Setup of exp/yarrow:
Design MazeRunner, start of the top module:
module MazeRunner(clk,RST_n,SS_n,MOSI,MISO,SCLK,PWMR,PWML,
                  DIRR,DIRL,IR_EN,BMPL_n,BMPR_n,buzz,
				  buzz_n,RX,LED);
==> flow/config.mk <==
export PLATFORM = sky130hd
export DESIGN_NAME = MazeRunner
export DESIGN_NICKNAME = MazeRunner
export VERILOG_FILES = /design/flow/design.v
export SDC_FILE = /design/flow/constraint.sdc
export NUM_CORES = 4
export LEC_CHECK = 0
export ABC_AREA = 1
export CAP_MARGIN = 20
export CORE_MARGIN = 2
export CORE_UTILIZATION = 72
export CTS_CLUSTER_DIAMETER = 394
export CTS_CLUSTER_SIZE = 15
export PLACE_DENSITY_LB_ADDON = 0.19
export SLEW_MARGIN = 20
==> flow/constraint.sdc <==
create_clock -name core_clock -period 5.09 [get_ports {clk}]
set_input_delay 1.0180 -clock core_clock [delete_from_list [all_inputs] [get_ports {clk}]]
set_output_delay 1.0180 -clock core_clock [all_outputs]
set_load 0.01 [all_outputs]
run.sh (not shown) runs the stock make flow with config.mk's settings and CLKGATE_MAP_FILE=.
[flow] exp/yarrow | stages: complete | final checks: fail | reason: setup timing
diff inputs: exp/yarrow => exp/cedar
# exp/yarrow
export LEC_CHECK = 0
export ABC_AREA = 1
export CAP_MARGIN = 20
export CORE_MARGIN = 2
export CORE_UTILIZATION = 72
export CTS_CLUSTER_DIAMETER = 394
export CTS_CLUSTER_SIZE = 15
export PLACE_DENSITY_LB_ADDON = 0.19
export SLEW_MARGIN = 20
create_clock -name core_clock -period 5.09 [get_ports {clk}]
# exp/cedar
export LEC_CHECK = 0
export CAP_MARGIN = 20
export CORE_MARGIN = 2
export CORE_UTILIZATION = 72
export PLACE_DENSITY = 0.65
export SETUP_SLACK_MARGIN = 1.76
export SLEW_MARGIN = 20
create_clock -name core_clock -period 7.0 [get_ports {clk}]
exp/cedar: flow completed, timing, DRC and antenna clean. Compared with exp/yarrow, exp/cedar shows die area that has gone down slightly. Of exp/cedar and exp/yarrow, exp/cedar shows the lower critical path depth, with exp/yarrow above it. From exp/yarrow to exp/cedar the numbers moved as follows: worst clock skew on the final layout about even; core area went down 0.79%. Reported for exp/cedar and exp/yarrow, sequential cell count turned out identical to the last digit.
Inputs modified between exp/cedar and exp/delta:
# exp/cedar
export LEC_CHECK = 0
export CAP_MARGIN = 20
export CORE_MARGIN = 2
export CORE_UTILIZATION = 72
export PLACE_DENSITY = 0.65
export SETUP_SLACK_MARGIN = 1.76
export SLEW_MARGIN = 20
create_clock -name core_clock -period 7.0 [get_ports {clk}]
# exp/delta
export LEC_CHECK = 0
export CAP_MARGIN = 20
export CORE_MARGIN = 2
export CORE_UTILIZATION = 67
export SLEW_MARGIN = 20
create_clock -name core_clock -period 5.12 [get_ports {clk}]
==> comparison <==
- exp/delta finished all stages; however, its layout fails the closing checks, the failures being setup timing.
- Proportion of final cell area spent on non-clock buffers: higher on exp/delta
- There was hardly any difference in synthesized cell count between exp/cedar and exp/delta.
- From exp/cedar to exp/delta the numbers moved as follows: sequential share of layout area fell by 1.5 points; detailed placer's ending HPWL shows an increase of 3000 um; met3 layer wire length in the routed design moved down; leakage power total +about 7%; count of instances resized after the clock tree is built fell about 26%.
- exp/delta ended up with a higher die outline area than exp/cedar did.
- NOTE clock buffer count exp/cedar->exp/delta increased by a few percent
- exp/delta ended up with a higher power than exp/cedar did.
- Reported for exp/delta and exp/cedar, inverter count of the layout excluding clock inverters turned out identical to the last digit.
For exp/ember, these inputs were changed with respect to exp/delta:
# exp/delta
export LEC_CHECK = 0
export CAP_MARGIN = 20
export CORE_MARGIN = 2
export CORE_UTILIZATION = 67
export SLEW_MARGIN = 20
create_clock -name core_clock -period 5.12 [get_ports {clk}]
# exp/ember
export LEC_CHECK = 0
export CAP_MARGIN = 20
export CORE_MARGIN = 2
export CORE_UTILIZATION = 59
export SETUP_SLACK_MARGIN = 1.93
export SLEW_MARGIN = 20
create_clock -name core_clock -period 7.16 [get_ports {clk}]
## What came out
As far as fraction of met3 tracks used by global routing is concerned, exp/ember and exp/delta perform about the same. Net switching power in exp/ember is 26% below exp/delta. [exp/ember vs exp/delta] data arrival time of the worst path: lower in exp/ember. Looking at core footprint, exp/ember sits 13% higher than exp/delta does. On global-route usage, the higher figure sits with exp/delta, not exp/ember. exp/ember closes out successfully: all stages finished, all timing, DRC and antenna checks passed. Compared to exp/delta, exp/ember has fraction of area in registers 1.5 points higher. The combinational share of power of exp/ember and that of exp/delta are within noise of each other. Delta (exp/ember minus exp/delta): count of clock-buffer cells in the layout rose by 17%; post-layout total power fell by 30%; number of tapcells rose by 26; average vias per placed instance fell by 1.8%.


Starting RTL as in the previous note.
export LEC_CHECK = 0
export CAP_MARGIN = 20
export CORE_MARGIN = 2
export CORE_UTILIZATION = 68
export CTS_CLUSTER_SIZE = 39
export MAX_ROUTING_LAYER = met4
export SETUP_SLACK_MARGIN = -0.46
export SLEW_MARGIN = 20
create_clock -name core_clock -period 4.6 [get_ports {clk}]
The starting point reached the layout checks and failed them: negative setup slack.
Change:
Settings changed: CORE_UTILIZATION 68 to 19, CTS_CLUSTER_SIZE 39 to not set, MAX_ROUTING_LAYER met4 to not set, PLACE_DENSITY set to 0.6, SETUP_SLACK_MARGIN -0.46 to not set.
Clock period 4.6 ns to 7.84 ns, I/O delays scaled along.
Outcome: This time the run passed the timing, DRC and antenna checks; global-route usage fell by 25 points; total power is lower by 39%; combinational power came out lower by 44%; synthesized cell count does not change; final area went down by 4.9%; die size goes up to 3.5 times its value.
Change:
Settings changed: CORE_UTILIZATION 19 to 68, PLACE_DENSITY 0.6 to not set.
Clock period 7.84 ns to 5.09 ns, I/O delays scaled along.
The changed run finished with negative setup slack left.
Clock-buffer cell count increases by 2.
Utilization rises by 61 points.
Synthesized cell count is unchanged.
Flip-flop count is unchanged.
Routed wire length grows by 8.7%.
Clock skew falls by 25 ps.
Cell area increases by 3.6%.
Area after synthesis is unchanged.
Power rises by 47%.
Change:
Settings changed: ABC_AREA set to 1, CORE_UTILIZATION 68 to 72, CTS_CLUSTER_DIAMETER set to 25, PLACE_DENSITY_LB_ADDON set to 0.19, SETUP_SLACK_MARGIN set to 1.2, SLEW_MARGIN 20 to 0.
The changed run stopped in global routing with GRT-0232. Die size shrinks by 4.0%. Synthesized cell count climbs by 16%. Area after synthesis is higher by 1.6%.
Change:
Settings changed: CTS_CLUSTER_DIAMETER 25 to not set, CTS_CLUSTER_SIZE set to 72, PLACE_DENSITY set to 0.37, PLACE_DENSITY_LB_ADDON 0.19 to not set, SETUP_SLACK_MARGIN 1.2 to 0.52, SLEW_MARGIN 0 to 20.
Clock period 5.09 ns to 4.72 ns, I/O delays scaled along.
What happened: The changed run finished but fails on negative setup slack. Die area stays the same. Area after synthesis is unchanged. Synthesized cell count stays the same.
Change:
Settings changed: CTS_CLUSTER_SIZE 72 to not set, SETUP_SLACK_MARGIN 0.52 to not set.
Clock period 4.72 ns to 5.28 ns, I/O delays scaled along.
The changed run ran to the end with violations: negative setup slack.
Setup slack gets better by 780 ps.
Cell count falls by a few percent.
Power falls by a little under a tenth.
Non-clock buffer count falls by 109.
Routed wire length falls by about a fifth.
Flip-flop count is unchanged.
Sequential power falls by roughly a tenth.
Synthesized area stays the same.
Design area falls by a few percent.


MazeRunner again, from the RTL that the note above started with.
Settings: LEC_CHECK=0, CAP_MARGIN=20, CELL_PAD_IN_SITES_GLOBAL_PLACEMENT=3, CORE_ASPECT_RATIO=1.61, CORE_MARGIN=5, CORE_UTILIZATION=55, GPL_TIMING_DRIVEN=0, MAX_ROUTING_LAYER=met4, PLACE_DENSITY_LB_ADDON=0.28, SETUP_SLACK_MARGIN=-0.28, SLEW_MARGIN=0; clock period 10.8 ns.
The first run did not get past global placement without I/O (3_1_place_gp_skip_io) (FLW-0024).
==> next run, changes <==
Settings changed: CELL_PAD_IN_SITES_GLOBAL_PLACEMENT 3 to not set, CORE_ASPECT_RATIO 1.61 to 0.97, CORE_MARGIN 5 to 2, CORE_UTILIZATION 55 to 40, MAX_ROUTING_LAYER met4 to not set, PLACE_DENSITY_LB_ADDON 0.28 to 0.07, SETUP_SLACK_MARGIN -0.28 to not set, SLEW_MARGIN 0 to 20.
Clock period 10.8 ns to 10.0 ns, I/O delays scaled along.
Effect: Now the flow completed without violations; die area climbs by a quarter to a third; synthesized cell count is unchanged; synthesized area stays the same.
==> next run, changes <==
Settings changed: CAP_MARGIN 20 to 25, CELL_PAD_IN_SITES_DETAIL_PLACEMENT set to 1, CORE_ASPECT_RATIO 0.97 to 1.32, CORE_MARGIN 2 to 8, CORE_UTILIZATION 40 to 18, CTS_CLUSTER_DIAMETER set to 112, HOLD_SLACK_MARGIN set to 0.11, MAX_ROUTING_LAYER set to met5, PLACE_DENSITY_LB_ADDON 0.07 to 0.15, SETUP_SLACK_MARGIN set to 2.27, SLEW_MARGIN 20 to 35, TNS_END_PERCENT set to 95.
Effect:
- total power increases by 8.2%
- routed wire length goes up by 26%
- worst hold slack hardly moves
- worst setup slack improved by 930 ps
- combinational power is higher by about 0.7%
- flip-flop count does not change
- global-route usage fell by 8.5 points
- core utilization shrinks by 24 points
- maximum frequency rises by 12%
- via count rose by 3.7%
==> next run, changes <==
Settings changed: CAP_MARGIN 25 to 20, CELL_PAD_IN_SITES_DETAIL_PLACEMENT 1 to not set, CORE_ASPECT_RATIO 1.32 to not set, CORE_MARGIN 8 to 2, CORE_UTILIZATION 18 to 40, CTS_CLUSTER_DIAMETER 112 to not set, GPL_TIMING_DRIVEN 0 to not set, HOLD_SLACK_MARGIN 0.11 to not set, MAX_ROUTING_LAYER met5 to not set, PLACE_DENSITY set to 0.6, PLACE_DENSITY_LB_ADDON 0.15 to not set, SETUP_SLACK_MARGIN 2.27 to not set, SLEW_MARGIN 35 to 20, TNS_END_PERCENT 95 to not set.
Clock period 10.0 ns to 9.13 ns, I/O delays scaled along.
Effect:
- The new run completed without violations
- wire length shrinks by 28%
- combinational power fell by about 10%
- non-clock buffer count went down by 80
- via count is lower by 5.3%
- total power grows by 3.5%
- worst setup slack gets worse by 830 ps
- synthesized area is unchanged
==> next run, changes <==
Settings changed: ABC_AREA set to 1, CORE_UTILIZATION 40 to 70.
Clock period 9.13 ns to 5.68 ns, I/O delays scaled along.
This time the run produced a layout that fails on setup timing; design area rose by 2.7%; sequential share of layout area fell by 1.1 points; power rose by about 50%; worst setup slack is worse by 1800 ps; via count rose by 12%; die size fell by 41%; critical path depth rose by 21; area after synthesis rose by 1.6%.
==> next run, changes <==
Settings changed: ABC_AREA 1 to not set, CORE_UTILIZATION 70 to 40.
Clock period 5.68 ns to 7.84 ns, I/O delays scaled along.
Effect:
- The new run ran to the end with no violations
- utilization fell by 35 points
- sequential share of layout area rose by 1.1 points
- cell area fell by about 2.6%
- die size rose by about 70%
- routed wire length fell by 3.7%
- global-route usage fell by 12 points
- total power fell by about 22%
- setup slack is better by 940 ps


MazeRunner again, from the RTL that the note above started with.
Settings: LEC_CHECK=0, CAP_MARGIN=20, CELL_PAD_IN_SITES_DETAIL_PLACEMENT=0, CORE_MARGIN=2, CORE_UTILIZATION=69, MIN_ROUTING_LAYER=met1, PLACE_DENSITY_LB_ADDON=0.17, SETUP_SLACK_MARGIN=0.47, SLEW_MARGIN=20; clock period 6.83 ns.
Change:
--- a/flow/config.mk
+++ b/flow/config.mk
@@ -9 +8,0 @@
-export CELL_PAD_IN_SITES_DETAIL_PLACEMENT = 0
@@ -11,4 +10,2 @@
-export CORE_UTILIZATION = 69
-export MIN_ROUTING_LAYER = met1
-export PLACE_DENSITY_LB_ADDON = 0.17
-export SETUP_SLACK_MARGIN = 0.47
+export CORE_UTILIZATION = 20
+export PLACE_DENSITY = 0.6
==> flow/constraint.sdc (replaced) <==
create_clock -name core_clock -period 10.1 [get_ports {clk}]
set_input_delay 2.0200 -clock core_clock [delete_from_list [all_inputs] [get_ports {clk}]]
set_output_delay 2.0200 -clock core_clock [all_outputs]
set_load 0.01 [all_outputs]
Sequential cell count is unchanged.
Setup slack gets better by 1.2 ns.
Via count falls by 6.0%.
Change:
--- a/flow/config.mk
+++ b/flow/config.mk
@@ -7,0 +8 @@
+export ABC_AREA = 1
@@ -10 +11,2 @@
-export CORE_UTILIZATION = 20
+export CORE_UTILIZATION = 70
+export CTS_CLUSTER_DIAMETER = 27
@@ -11,0 +14 @@
+export SETUP_SLACK_MARGIN = 1.28
==> flow/constraint.sdc (replaced) <==
create_clock -name core_clock -period 5.27 [get_ports {clk}]
set_input_delay 1.0540 -clock core_clock [delete_from_list [all_inputs] [get_ports {clk}]]
set_output_delay 1.0540 -clock core_clock [all_outputs]
set_load 0.01 [all_outputs]
Outcome: The new run reached the layout checks and failed them: capacitance limit, setup timing. Total power came out higher to 2.7 times its value. Setup slack degrades by 3.2 ns. Final cell count came out lower by 9.2%. Non-clock buffer count came out higher by 232. Clock-buffer cell count came out higher by 52.
Change:
--- a/flow/config.mk
+++ b/flow/config.mk
@@ -11,4 +11,2 @@
-export CORE_UTILIZATION = 70
-export CTS_CLUSTER_DIAMETER = 27
-export PLACE_DENSITY = 0.6
-export SETUP_SLACK_MARGIN = 1.28
+export CORE_UTILIZATION = 72
+export PLACE_DENSITY_LB_ADDON = 0.19
==> flow/constraint.sdc (replaced) <==
create_clock -name core_clock -period 5.09 [get_ports {clk}]
set_input_delay 1.0180 -clock core_clock [delete_from_list [all_inputs] [get_ports {clk}]]
set_output_delay 1.0180 -clock core_clock [all_outputs]
set_load 0.01 [all_outputs]
=> Now the flow reached the layout checks and failed them: setup timing. Synthesized cell count stays the same. Hold slack loses 0.020 ns. Final area is lower by 11%. Global-route usage is lower by 5.8 points.
Change:
--- a/flow/config.mk
+++ b/flow/config.mk
@@ -11,0 +12,2 @@
+export CTS_CLUSTER_SIZE = 74
+export MAX_ROUTING_LAYER = met4
@@ -13 +15,2 @@
-export SLEW_MARGIN = 20
+export SETUP_SLACK_MARGIN = 1.39
+export SLEW_MARGIN = 0
==> flow/constraint.sdc (replaced) <==
create_clock -name core_clock -period 5.12 [get_ports {clk}]
set_input_delay 1.0240 -clock core_clock [delete_from_list [all_inputs] [get_ports {clk}]]
set_output_delay 1.0240 -clock core_clock [all_outputs]
set_load 0.01 [all_outputs]
Outcome: The new run reached the layout checks and failed them: setup timing. Cell area grows by 6.8%. Critical path depth shrinks by 11. Power shrinks by 0.36%. Utilization grows by 5.9 points. Via count grows by 15%.


MazeRunner again, from the RTL that the note above started with.
## MazeRunner
module MazeRunner(clk,RST_n,SS_n,MOSI,MISO,SCLK,PWMR,PWML,
                  DIRR,DIRL,IR_EN,BMPL_n,BMPR_n,buzz,
				  buzz_n,RX,LED);
  input clk;		 
  input RST_n;		 
  output SS_n;		 
  output MOSI;		 
  output SCLK;		 
  input MISO;		 
  output PWMR;		 
  output PWML;		 
  output DIRR;		 
  output DIRL;		 
  output IR_EN;		 
  input BMPL_n;		 
  input BMPR_n;		 
  output buzz;		 
  output buzz_n;
  input RX;			 
  output [7:0] LED;	 
  wire rst_n;		 
  wire send_resp;	 
  wire cmd_rdy;		 
  wire [15:0] cmd;	 
  wire clr_cmd_rdy;	 
  wire [11:0] IR_R0,IR_R1,IR_R2,IR_R3;
  wire [11:0] IR_L0,IR_L1,IR_L2,IR_L3;
  wire moving;
  wire IR_vld;					 
  wire line_present;		 
  wire err_vld;				 
  wire go;
  wire [15:0] err_raw;		 
  wire [15:0] err_opn_lp;	 
  wire [15:0] error;		 
  wire signed [11:0] lft_spd,rght_spd;
  wire bmp_raw;				 
  localparam FAST_SIM = 1;		 
  rst_synch iRST(.clk(clk),.RST_n(RST_n),.rst_n(rst_n));
  ...
clock: 5.12 ns
lec_check: 0
abc_area: 1
cap_margin: 20
core_margin: 2
core_utilization: 72
cts_cluster_size: 74
max_routing_layer: met4
place_density: 0.37
setup_slack_margin: 1.44
slew_margin: 20
The starting point finished but fails on setup timing.
Change:
--- a/flow/config.mk
+++ b/flow/config.mk
@@ -14,2 +14,2 @@
-export PLACE_DENSITY = 0.37
-export SETUP_SLACK_MARGIN = 1.44
+export PLACE_DENSITY_LB_ADDON = 0.19
+export SETUP_SLACK_MARGIN = 0.65
Outcome: The changed run completed and failed the layout checks on setup timing. Fmax came out higher by 8.9%. Synthesized cell count does not change. Setup slack gains 0.49 ns. Sequential share of layout area came out higher by 2.2 points. Final area came out lower by 5.7%. Via count falls by 13%. Utilization falls by 5.2 points. Synthesized area is unchanged.
Power is estimated from default activity; no workload was simulated.
